Setup of run A:
==> flow/design.v (excerpt) <==
module top(
    input wire                  clk_i,           
    input wire                  rstn_i,          
    input wire                  start_i,         
    input wire signed   [31:0]  vector_x_i,      
    input wire signed   [31:0]  quant_w_i,       
    output wire                 done_o,          
    output wire signed  [31:0]  dout_o           
);
wire quantize_done;                        
wire dequantize_done;                      
wire signed [7:0]   quantized_data;          
wire signed [31:0]  mac_out [3:0];           
reg signed  [31:0]  mac_o [3:0];             
wire valid;                                
wire mac_done;                             
wire [3:0] mac_done_w;                     
assign mac_done = mac_done_w[0];
reg q_valid;                               
reg [31:0] q_in;                           
Quantize #(
    .WIDTH_INPUT(32), 
    .WIDTH_OUTPUT(8),
    .NUM_CALCULATE(8),                     
    .SCALIING_FACTOR(2408),                
    .QUANTIZE_BIT(8) 
) quantize_inst (
    .clk_i(clk_i),                         
    .rstn_i(rstn_i),                       
    .i_q_en(start_i),                      
    .din_i(vector_x_i),                    
    .o_qout(quantized_data),               
    .o_qvalid(valid),                      
    .done_o(quantize_done)                 
);
genvar i;
generate 
    for (i = 0; i < 4; i = i + 1) begin : mac_gen
        MAC mymac(
            .clk_i(clk_i),                 
            .rstn_i(rstn_i),               
            .dsp_enable_i(valid),          
            .dsp_valid_i(quantize_done),   
            .dsp_input_i(quantized_data),  
            .dsp_weight_i(quant_w_i[32-1-8*i:32-8*(i+1)]),  
            .done_o(mac_done_w[i]),        
  ...
For scale: ~6000 cells after synthesis, roughly 430 flip-flops, about 100 I/O pins, about 46000 µm² of cells after synthesis.
clock: 18.3 ns
lec_check: 0
abc_area: 1
cap_margin: 20
core_margin: 2
core_utilization: 71
place_density_lb_addon: 0.03
setup_slack_margin: 5.0
slew_margin: 20
run.sh (not shown) runs the stock make flow with config.mk's settings and CLKGATE_MAP_FILE=.
Although it ran to completion, run A produced a layout that fails the final checks because of setup timing.
Setup changes, run A to run B
-- flow/config.mk --
<<< run A, line 11
export CORE_UTILIZATION = 71
export PLACE_DENSITY_LB_ADDON = 0.03
export SETUP_SLACK_MARGIN = 5.0
>>> run B, line 11
export CORE_UTILIZATION = 70
export CTS_CLUSTER_DIAMETER = 256
==> flow/constraint.sdc <==
create_clock -name core_clock -period 7.33 [get_ports {clk_i}]
set_input_delay 1.4660 -clock core_clock [delete_from_list [all_inputs] [get_ports {clk_i}]]
set_output_delay 1.4660 -clock core_clock [all_outputs]
set_load 0.01 [all_outputs]
[summary]
- The log for run B ends in global routing with error GRT-0116, so the run never completed.
- Changes observed in run B relative to run A: count of distinct cell types in the synthesized netlist neither gained nor lost much, number of cells after detailed placement grew by about 6%.
- Going from run A to run B, number of buffers added to fix hold violations after cts saw little to no change; core outline area saw an increase; synthesized area saw little to no change; effective utilization at floorplan saw a decrease; number of enable flip-flop cells saw little to no change.
- On run B: HPWL reported at the end of detailed placement is 7.0% higher than what run A gave.
- The run showing the smaller instance area after placement is run A.
The following lists how run C was set up differently from run B:
-- flow/config.mk --
<<< run B, line 8
export ABC_AREA = 1
export CAP_MARGIN = 20
>>> run C, line 8
export CAP_MARGIN = 5
<<< run B, line 11
export CORE_UTILIZATION = 70
export CTS_CLUSTER_DIAMETER = 256
>>> run C, line 10
export CORE_UTILIZATION = 68
==> flow/constraint.sdc <==
create_clock -name core_clock -period 13.4 [get_ports {clk_i}]
set_input_delay 2.6800 -clock core_clock [delete_from_list [all_inputs] [get_ports {clk_i}]]
set_output_delay 2.6800 -clock core_clock [all_outputs]
set_load 0.01 [all_outputs]
==> results <==
Every stage of run C finished as expected; the final checks, on the other hand, flagged setup timing, which means the layout fails.
NOTE number of cells upsized or downsized after cts run B->run C decreased by more than half
Per the comparison of run C with run B, xor and xnor area share after synthesis higher; synthesized area lower; area enclosed by the die boundary higher; placed instance area lower.
Here is what was changed in the inputs of run D compared with run C.
-- flow/config.mk --
<<< run C, line 8
export CAP_MARGIN = 5
>>> run D, line 8
export CAP_MARGIN = 20
<<< run C, line 10
export CORE_UTILIZATION = 68
>>> run D, line 10
export CORE_UTILIZATION = 72
==> flow/constraint.sdc <==
create_clock -name core_clock -period 10.3 [get_ports {clk_i}]
set_input_delay 2.0600 -clock core_clock [delete_from_list [all_inputs] [get_ports {clk_i}]]
set_output_delay 2.0600 -clock core_clock [all_outputs]
set_load 0.01 [all_outputs]
==> comparison <==
What the final checks of run D revealed, after a flow that finished every stage, was a layout that fails on capacitance limit, slew limit, setup timing. Largest fanout of any net on the critical path in run D vs run C: up 9. quantize_inst.rScaled[4] as the critical path endpoint was reported by run C, and quantize_inst.rScaled[6] by run D. Post-placement cell count, run D vs run C: down slightly. Re total half-perimeter wirelength after legalization and detailed placement: run D and run C aren't equal, and the lower value belongs to run C. Sort run D and run C by global-route met3 utilization asc -> top: run C.
Relative to run D, the following input files were edited for run E:
-- flow/config.mk --
<<< run D, line 8
>>> run E, line 8
export ABC_AREA = 1
<<< run D, line 11
>>> run E, line 12
export CTS_CLUSTER_DIAMETER = 358
==> flow/constraint.sdc <==
create_clock -name core_clock -period 18.3 [get_ports {clk_i}]
set_input_delay 3.6600 -clock core_clock [delete_from_list [all_inputs] [get_ports {clk_i}]]
set_output_delay 3.6600 -clock core_clock [all_outputs]
set_load 0.01 [all_outputs]
- Compared to run D, run E has core utilization 2.5 points lower.
- STATUS core footprint: run E loses against run D
- From run D to run E the numbers moved as follows: final RePlAce weighted congestion climbed 1.1%; met1 layer usage reported by global route lost 6.2 points.
- Every stage of run E finished as expected; the final checks, on the other hand, flagged setup timing, which means the layout fails.

========
## fjord
top again, from the RTL that the note above started with.
Settings: LEC_CHECK=0, CAP_MARGIN=20, CELL_PAD_IN_SITES_GLOBAL_PLACEMENT=3, CORE_ASPECT_RATIO=0.99, CORE_MARGIN=2, CORE_UTILIZATION=49, GPL_ROUTABILITY_DRIVEN=0, MAX_ROUTING_LAYER=met4, PLACE_DENSITY_LB_ADDON=0.24, SETUP_SLACK_MARGIN=-1.37, SLEW_MARGIN=20; clock period 47.8 ns.
Every stage of the flow completed for fjord, and the final layout passed the timing, DRC and antenna checks.
What cedar does differently from fjord at the input level:
# fjord
export LEC_CHECK = 0
export CAP_MARGIN = 20
export CELL_PAD_IN_SITES_GLOBAL_PLACEMENT = 3
export CORE_ASPECT_RATIO = 0.99
export CORE_MARGIN = 2
export CORE_UTILIZATION = 49
export GPL_ROUTABILITY_DRIVEN = 0
export MAX_ROUTING_LAYER = met4
export PLACE_DENSITY_LB_ADDON = 0.24
export SETUP_SLACK_MARGIN = -1.37
export SLEW_MARGIN = 20
create_clock -name core_clock -period 47.8 [get_ports {clk_i}]
# cedar
export LEC_CHECK = 0
export ABC_AREA = 1
export CAP_MARGIN = 20
export CORE_MARGIN = 2
export CORE_UTILIZATION = 71
export SLEW_MARGIN = 20
create_clock -name core_clock -period 22.3 [get_ports {clk_i}]
--- outcome ---
Design area (cedar over fjord): increase, 5.0%
Setup slack after placement in cedar is 11,750 ps below fjord.
#### Input delta (onyx over cedar)
# cedar
export LEC_CHECK = 0
export ABC_AREA = 1
export CAP_MARGIN = 20
export CORE_MARGIN = 2
export CORE_UTILIZATION = 71
export SLEW_MARGIN = 20
create_clock -name core_clock -period 22.3 [get_ports {clk_i}]
# onyx
export LEC_CHECK = 0
export CAP_MARGIN = 20
export CORE_MARGIN = 2
export CORE_UTILIZATION = 65
export SLEW_MARGIN = 20
create_clock -name core_clock -period 27.1 [get_ports {clk_i}]
--- outcome ---
- [compare] base=cedar new=onyx: critical path depth went down, number of ordinary and repair buffers in the finished layout went down.
## Diff of input files: violet against onyx
# onyx
export LEC_CHECK = 0
export CAP_MARGIN = 20
export CORE_MARGIN = 2
export CORE_UTILIZATION = 65
export SLEW_MARGIN = 20
create_clock -name core_clock -period 27.1 [get_ports {clk_i}]
# violet
export LEC_CHECK = 0
export ABC_AREA = 1
export CAP_MARGIN = 20
export CORE_MARGIN = 2
export CORE_UTILIZATION = 72
export HOLD_SLACK_MARGIN = -0.1
export SLEW_MARGIN = 20
create_clock -name core_clock -period 18.3 [get_ports {clk_i}]
### Flow results
onyx and violet: one clean run, onyx; the rest did not finish clean. Layout checks on violet: not met. Flow itself completed; violations: setup timing. The delay of the slowest critical-path stage of violet is lower than that of onyx. Largest family of logic cells by area: simple AND/OR/NAND/NOR gates -> violet, adder cells -> onyx. Diff onyx -> violet: chip area in the Yosys report moved up; die area went down by about 8%; first-pass GRT wire length moved up; cell count after synthesis higher; number of multi-input combinational cells in the layout higher. onyx has a lower portion of the clock cycle consumed by the worst path in the final layout than violet. Relative to onyx, height of the chip decreased by about 4% in violet. Going from onyx to violet, the final-report setup violation count was found to have gone up by 9. violet ended up with a higher logic area than onyx did. Register-to-register slack down 8950 ps in violet wrt onyx.

========
Starting RTL as in the previous note.
Settings: LEC_CHECK=0, CAP_MARGIN=5, CORE_MARGIN=2, CORE_UTILIZATION=68, CTS_CLUSTER_DIAMETER=43, MAX_ROUTING_LAYER=met4, SLEW_MARGIN=20; clock period 11.4 ns.
The first run produced a layout that fails on setup timing.
Rerun with:
--- a/flow/config.mk
+++ b/flow/config.mk
@@ -8 +8 @@
-export CAP_MARGIN = 5
+export CAP_MARGIN = 20
@@ -10,3 +10 @@
-export CORE_UTILIZATION = 68
-export CTS_CLUSTER_DIAMETER = 43
-export MAX_ROUTING_LAYER = met4
+export CORE_UTILIZATION = 27
==> flow/constraint.sdc (replaced) <==
create_clock -name core_clock -period 31.4 [get_ports {clk_i}]
set_input_delay 6.2800 -clock core_clock [delete_from_list [all_inputs] [get_ports {clk_i}]]
set_output_delay 6.2800 -clock core_clock [all_outputs]
set_load 0.01 [all_outputs]
Result:
- With this change the flow went through all stages and came out clean
- routed wire length fell by about a fifth
- area after synthesis does not change
- critical path depth fell by 18
- via count came out lower by about a fifth
- global-route usage shrinks by 25 points
- worst setup slack improved by 12 ns

========
The RTL this note starts from:
==> flow/design.v <==
`timescale 1ns / 1ps
module xbip_dsp48_macro_0 (
    input wire                 CLK,
    input wire                 CE,
    input wire signed  [7:0]   A,
    input wire signed  [7:0]   B,
    input wire signed  [30:0]  C,
    output wire signed [31:0]  P
);
assign P = A * B + C;
endmodule
`timescale 1ns / 1ps
module MAC(
    input wire rstn_i,
    input wire clk_i,
    input wire dsp_enable_i,
    input wire dsp_valid_i,
    input wire signed [7:0] dsp_input_i,
    input wire signed [7:0] dsp_weight_i,
    output wire valid_o_d,
    output reg done_o,
    output wire signed [31:0] dsp_output_o
);
reg signed [30:0] partial_sum;     
reg signed [31:0] dsp_output;
wire signed [31:0] dsp_temp;
wire dsp_valid_o;
reg [1:0] dsp_valid_delay;
assign dsp_output_o = dsp_output;
assign dsp_valid_o = dsp_valid_delay[0];
assign valid_o_d = dsp_valid_delay[1];
always @(posedge clk_i or negedge rstn_i) begin
    if (!rstn_i) begin
        partial_sum <= 0;
    end else if (valid_o_d) begin
        partial_sum <= 0;
    end else begin
        partial_sum <= $signed ({dsp_temp[31],dsp_temp[29:0]});
    end 
end
always @(posedge clk_i or negedge rstn_i) begin
    if (!rstn_i) begin
        dsp_valid_delay <=0;
    end
    else begin
        dsp_valid_delay[0] <= dsp_valid_i;
        dsp_valid_delay[1] <= dsp_valid_delay[0];
    end
end
always @(posedge clk_i or negedge rstn_i) begin    
    if(!rstn_i) begin
        dsp_output <= 0;
        done_o <= 0;
    end
    else if (dsp_valid_o) begin
        dsp_output <= dsp_temp;
        done_o <= 1;
    end
    else begin
        dsp_output <=0;
        done_o <= 0;
    end
end 
xbip_dsp48_macro_0 DSP_for_MAC (
    .CLK(clk_i),              
    .CE(dsp_enable_i),        
    .A(dsp_input_i),          
    .B(dsp_weight_i),         
    .C(partial_sum),          
    .P(dsp_temp)              
);
endmodule
module Quantize
#(
    parameter WIDTH_INPUT       = 32, 
    parameter WIDTH_OUTPUT      = 8,
    parameter NUM_CALCULATE     = 8,
    parameter SCALIING_FACTOR   = 2408, 
    parameter QUANTIZE_BIT      = 8
)
(
    input wire                              clk_i,           
    input wire                              rstn_i,          
    input wire                              i_q_en,          
    input wire signed   [WIDTH_INPUT-1:0]   din_i,           
    output wire signed  [WIDTH_OUTPUT-1:0]  o_qout,          
    output wire                             o_qvalid,        
    output wire                             done_o           
);
    localparam LOCAL_COUNTER = $clog2(NUM_CALCULATE);  
    reg         [LOCAL_COUNTER-1:0] rCnt;                
    reg signed  [WIDTH_INPUT-1:0]   rScaled;             
    reg signed  [WIDTH_OUTPUT-1:0]  rClipped;            
    reg     rEn_delay;                                   
    reg     q_valid;                                     
    reg     q_done;                                      
    always @(posedge clk_i) begin
        if (!rstn_i) begin
            rEn_delay <= 0;                        
        end else begin
            rEn_delay <= i_q_en;                   
        end
    end
    always @(posedge clk_i or negedge rstn_i) begin
        if (!rstn_i) begin
            rScaled <= 0;                           
        end else if(din_i >= 0) begin
            rScaled <= (din_i + SCALIING_FACTOR / 2) / SCALIING_FACTOR;  
        end else begin
            rScaled <= (din_i - SCALIING_FACTOR / 2) / SCALIING_FACTOR;  
        end
    end
    always @(posedge clk_i) begin
        if (!rstn_i) begin
            q_valid <= 0;                          
            q_done  <= 0;                          
        end else if (rEn_delay) begin
            q_valid <= 1;                          
        end else if (rCnt == NUM_CALCULATE-2) begin
            q_done  <= 1;                           
        end else if (rCnt == NUM_CALCULATE-1) begin
            q_done  <= 0;                           
            q_valid <= 0;                          
        end
    end
    always @(posedge clk_i) begin
        if (!rstn_i) begin
            rCnt    <= 0;                              
        end else if(q_valid) begin
            rCnt <= rCnt + 1;                       
        end else begin
            rCnt <= 0;                              
        end
    end
    always @(posedge clk_i or negedge rstn_i) begin
        if (!rstn_i) begin
            rClipped <= 0;                          
        end else if (q_valid | rEn_delay) begin
            case(rScaled[QUANTIZE_BIT:QUANTIZE_BIT-1])
                2'b01:  begin
                    rClipped <= {(QUANTIZE_BIT-1){1'b1}};  
                end
                2'b10:  begin
                    rClipped <= {1'b1,{(QUANTIZE_BIT-1){1'b0}}};  
                end
                default:    begin
                    rClipped <= rScaled[QUANTIZE_BIT-1:0];  
                end
            endcase
        end else begin
            rClipped <= 0;                          
        end
    end    
    assign o_qvalid = q_valid;                     
    assign done_o   = q_done;                        
    assign o_qout   = rClipped;                      
endmodule
module Dequantize
#(
    parameter WIDTH_INPUT       = 32,
    parameter WIDTH_OUTPUT      = 32,
    parameter SCALIING_FACTOR_X = 2408,   
    parameter SCALIING_FACTOR_Y = 134,    
    parameter NUM_COUNTER_BIT   = 3,
    parameter NUM_CALCULATE     = 4
)
(
    input wire  clk_i,                               
    input wire  rstn_i,                              
    input wire signed   [WIDTH_INPUT-1:0]   din_i,   
    input wire  valid_i,                             
    output wire valid_o,                             
    output wire done_o,                              
    output wire signed  [WIDTH_OUTPUT-1:0]  dout_o   
);
    reg         [NUM_COUNTER_BIT-1:0]   rCnt;            
    reg signed  [WIDTH_OUTPUT-1:0]      rScaled;         
    reg         q_done;                                  
    reg [1:0]   valid_delay;                             
    always @(posedge clk_i or negedge rstn_i) begin
        if (!rstn_i) begin
            rScaled <= 0;
        end else begin
            rScaled <= din_i * SCALIING_FACTOR_X * SCALIING_FACTOR_Y; 
        end
    end
    always @(posedge clk_i or negedge rstn_i) begin
        if (!rstn_i) begin
            q_done <= 0;
        end else if (rCnt == NUM_CALCULATE-2) begin
            q_done <= 1;
        end else if (rCnt == NUM_CALCULATE-1) begin
            q_done <= 0;
        end
    end
    always @(posedge clk_i or negedge rstn_i) begin
        if (!rstn_i) begin
            rCnt <= 0;
        end else if (valid_o) begin
            rCnt <= rCnt + 1;
        end else begin
            rCnt <= 0;
        end
    end
    always @(posedge clk_i or negedge rstn_i) begin
        if (!rstn_i) begin
            valid_delay <= 0;
        end else begin
            valid_delay[0] <= valid_i;
            valid_delay[1] <= valid_delay[0];
        end
    end
    assign done_o = q_done;
    assign valid_o = valid_delay[1];
    assign dout_o = rScaled;
endmodule
module top(
    input wire                  clk_i,           
    input wire                  rstn_i,          
    input wire                  start_i,         
    input wire signed   [31:0]  vector_x_i,      
    input wire signed   [31:0]  quant_w_i,       
    output wire                 done_o,          
    output wire signed  [31:0]  dout_o           
);
wire quantize_done;                        
wire dequantize_done;                      
wire signed [7:0]   quantized_data;          
wire signed [31:0]  mac_out [3:0];           
reg signed  [31:0]  mac_o [3:0];             
wire valid;                                
wire mac_done;                             
wire [3:0] mac_done_w;                     
assign mac_done = mac_done_w[0];
reg q_valid;                               
reg [31:0] q_in;                           
Quantize #(
    .WIDTH_INPUT(32), 
    .WIDTH_OUTPUT(8),
    .NUM_CALCULATE(8),                     
    .SCALIING_FACTOR(2408),                
    .QUANTIZE_BIT(8) 
) quantize_inst (
    .clk_i(clk_i),                         
    .rstn_i(rstn_i),                       
    .i_q_en(start_i),                      
    .din_i(vector_x_i),                    
    .o_qout(quantized_data),               
    .o_qvalid(valid),                      
    .done_o(quantize_done)                 
);
genvar i;
generate 
    for (i = 0; i < 4; i = i + 1) begin : mac_gen
        MAC mymac(
            .clk_i(clk_i),                 
            .rstn_i(rstn_i),               
            .dsp_enable_i(valid),          
            .dsp_valid_i(quantize_done),   
            .dsp_input_i(quantized_data),  
            .dsp_weight_i(quant_w_i[32-1-8*i:32-8*(i+1)]),  
            .done_o(mac_done_w[i]),        
            .dsp_output_o(mac_out[i])      
        );
        always @(posedge clk_i or negedge rstn_i) begin
            if (!rstn_i) begin
                mac_o[i] <= 0;             
            end else if (mac_done) begin
                mac_o[i] <= mac_out[i];    
            end
        end
    end
endgenerate
Dequantize #(
    .WIDTH_INPUT(32),                      
    .WIDTH_OUTPUT(32), 
    .SCALIING_FACTOR_X(2408), 
    .SCALIING_FACTOR_Y(134),
    .NUM_COUNTER_BIT(3),                   
    .NUM_CALCULATE(4) 
) dequantize_inst (
    .clk_i(clk_i),                         
    .rstn_i(rstn_i),                       
    .din_i(q_in),                          
    .valid_i(q_valid),                     
    .done_o(dequantize_done),              
    .dout_o(dout_o)                        
);
reg [1:0] qCnt;                            
always @(posedge clk_i or negedge rstn_i) begin
    if (!rstn_i) begin
        qCnt <= 0;                         
    end else if (q_valid) begin
        qCnt <= qCnt + 1;                  
    end
end
always @(posedge clk_i or negedge rstn_i) begin
    if (!rstn_i) begin
        q_valid <= 0;                      
    end else if (mac_done) begin
        q_valid <= 1;                      
    end else if (qCnt == 3) begin
        q_valid <= 0;                      
    end
end
always @(posedge clk_i or negedge rstn_i) begin
    if (!rstn_i) begin
        q_in <= 0;                         
    end else if (q_valid) begin
        q_in <= mac_o[qCnt];               
    end else begin
        q_in <= 0;                         
    end
end
assign done_o = dequantize_done ? 1 : 0;   
endmodule
Settings: LEC_CHECK=0, CAP_MARGIN=20, CORE_MARGIN=2, CORE_UTILIZATION=72, CTS_CLUSTER_SIZE=10, PLACE_DENSITY=0.38, SETUP_SLACK_MARGIN=1.38, SLEW_MARGIN=20; clock period 5.78 ns.
The first run died in clock tree synthesis.
Next try:
--- a/flow/config.mk
+++ b/flow/config.mk
@@ -8,7 +8,4 @@
 export CAP_MARGIN = 20
 export CORE_MARGIN = 2
-export CORE_UTILIZATION = 72
-export CTS_CLUSTER_SIZE = 10
-export PLACE_DENSITY = 0.38
-export SETUP_SLACK_MARGIN = 1.38
+export CORE_UTILIZATION = 65
 export SLEW_MARGIN = 20
==> flow/constraint.sdc (replaced) <==
create_clock -name core_clock -period 22.0 [get_ports {clk_i}]
set_input_delay 4.4000 -clock core_clock [delete_from_list [all_inputs] [get_ports {clk_i}]]
set_output_delay 4.4000 -clock core_clock [all_outputs]
set_load 0.01 [all_outputs]
The changed run finished but fails on negative setup slack.
Synthesized area stays the same.
Die area went up by about 10%.
Synthesized cell count stays the same.
Next try:
--- a/flow/config.mk
+++ b/flow/config.mk
@@ -6,6 +6,8 @@
 export NUM_CORES = 4
 export LEC_CHECK = 0
+export ABC_AREA = 1
 export CAP_MARGIN = 20
 export CORE_MARGIN = 2
-export CORE_UTILIZATION = 65
+export CORE_UTILIZATION = 66
+export CTS_CLUSTER_DIAMETER = 256
 export SLEW_MARGIN = 20
==> flow/constraint.sdc (replaced) <==
create_clock -name core_clock -period 6.96 [get_ports {clk_i}]
set_input_delay 1.3920 -clock core_clock [delete_from_list [all_inputs] [get_ports {clk_i}]]
set_output_delay 1.3920 -clock core_clock [all_outputs]
set_load 0.01 [all_outputs]
What happened:
- The new run stopped in global routing
- synthesized area goes up by 1.8%
- die size barely changes
- synthesized cell count goes up by 22%
